## try-amber
## piped_wallace_mult
module piped_wallace_mult(
    input wire clock, reset,
    input wire [15:0] x,y,
    output reg [31:0] prod
);
Size: roughly 340 flip-flops.
clock: 2.8 ns
lec_check: 0
abc_area: 1
cap_margin: 20
cell_pad_in_sites_global_placement: 3
core_margin: 6
core_utilization: 53
cts_cluster_diameter: 136
cts_cluster_size: 36
gpl_timing_driven: 1
hold_slack_margin: 0.09
min_routing_layer: met2
place_density: 0.42
setup_slack_margin: 0.5
slew_margin: 15
run.sh (not shown) runs the stock make flow with config.mk's settings and CLKGATE_MAP_FILE=.
try-amber did not finish; the tool stopped in 3_1_place_gp_skip_io with error GPL-0301.
Input-level comparison between try-ember and try-amber:
- a deleted MIN_ROUTING_LAYER that had been met2
- a deleted CTS_CLUSTER_DIAMETER that had been 136
- a change of CORE_MARGIN from 6 to 2
- a deleted PLACE_DENSITY that had been 0.42
- a change of CORE_UTILIZATION from 53 to 68
- a deleted CELL_PAD_IN_SITES_GLOBAL_PLACEMENT that had been 3
- a change of CTS_CLUSTER_SIZE from 36 to 46
- a change of HOLD_SLACK_MARGIN from 0.09 to 0.24
- a change of SLEW_MARGIN from 15 to 20
- a deleted SETUP_SLACK_MARGIN that had been 0.5
- an added TNS_END_PERCENT of 30
- a change of the clock period (ns, I/O delays scaled along) from 2.8 to 1.14
==> results <==
try-ember got as far as 5_1_grt, where a tool error ended the run.
Total number of placement rows: try-ember < try-amber
Re area of the mapped netlist: no difference whatsoever between try-amber and try-ember.
From try-ember to try-amber, count of flip-flops with a built-in enable after synthesis did not move at all.
Starting density of the core was lower in the run labelled try-amber.
Cmp try-ember vs try-amber: overall die area lower in try-ember
Input changes introduced in try-willow (baseline for comparison: try-ember):
- a deleted HOLD_SLACK_MARGIN that had been 0.24
- an added PLACE_DENSITY of 0.82
- a change of CORE_UTILIZATION from 68 to 69
- a change of ABC_AREA from 1 to 0
- a change of the clock period (ns, I/O delays scaled along) from 1.14 to 2.3
### Flow results
Although it ran to completion, try-willow produced a layout that fails the final checks because of setup timing.
Cmp try-ember and try-willow / HPWL reported at the end of detailed placement / higher: try-ember
[compare] base=try-ember new=try-willow: unique cell type count in the Yosys netlist increased by about 170% relative to the old numbers, xor and xnor fraction of the mapped netlist area increased by 0.38 points relative to the old numbers, worst slack at placement increased by 830 ps relative to the old numbers, sequential area share after synthesis increased by 1.9 points relative to the old numbers.
In the tables for try-ember and try-willow, number of buffers inserted by hold repair at cts reads higher with try-ember.

========
== oak ==
Starting RTL as in the previous note.
// piped_wallace_mult
module piped_wallace_mult(
    input wire clock, reset,
    input wire [15:0] x,y,
    output reg [31:0] prod
);
clock: 2.69 ns
lec_check: 0
abc_area: 0
cap_margin: 35
cell_pad_in_sites_detail_placement: 1
core_margin: 2
core_utilization: 17
cts_cluster_size: 50
gpl_timing_driven: 0
min_routing_layer: met2
place_density_lb_addon: 0.23
slew_margin: 20
tns_end_percent: 30
oak: all stages complete, timing, DRC and antenna checks passed
Input-level comparison between pine and oak:
Settings: clearing CELL_PAD_IN_SITES_DETAIL_PLACEMENT, which used to be 1; swapping 50 for 46 in CTS_CLUSTER_SIZE; swapping 0 for 1 in GPL_TIMING_DRIVEN; clearing MIN_ROUTING_LAYER, which used to be met2; swapping 35 for 20 in CAP_MARGIN; clearing PLACE_DENSITY_LB_ADDON, which used to be 0.23; swapping 17 for 68 in CORE_UTILIZATION; swapping 2.69 for 2.3 in the clock period (ns, I/O delays scaled along).
### Flow results
Going from oak to pine, met2 routed wirelength went down by about 27%, horizontal die dimension went down by 49%.
Status pine: flow complete, layout not clean - negative setup slack
pine vs oak: final non-filler cell area down by a few percent
The most congested layer reported by global routing comes out met2 in one run and met3 in the other, namely in pine and oak respectively.
pine: number of vias in the routed layout 3140 below oak
[compare] base=oak new=pine: synthesized area per cell roughly the same, count of clock-buffer cells in the layout higher, final worst-path cycle share higher.
Sort oak and pine by share of total power in combinational logic desc -> top: pine
Of oak and pine, the higher power share of the clock group belongs to oak.
Going from oak to pine, die size shrank by more than half.
diff inputs: pine => birch
Settings: PLACE_DENSITY_LB_ADDON: unset -> 0.23; GPL_TIMING_DRIVEN: 1 -> 0; CORE_UTILIZATION: 68 -> 17; the clock period (ns, I/O delays scaled along): 2.3 -> 2.69.
[summary]
When the final numbers for birch and pine were put side by side, the post-detailed-routing wire length turned out to be smaller in pine. Total power: birch below pine. birch: all stages complete, timing, DRC and antenna checks passed. birch vs. pine: post-layout worst setup margin now larger; worst slew margin relative to its limit now larger.
Power and IR drop assume default switching activity.
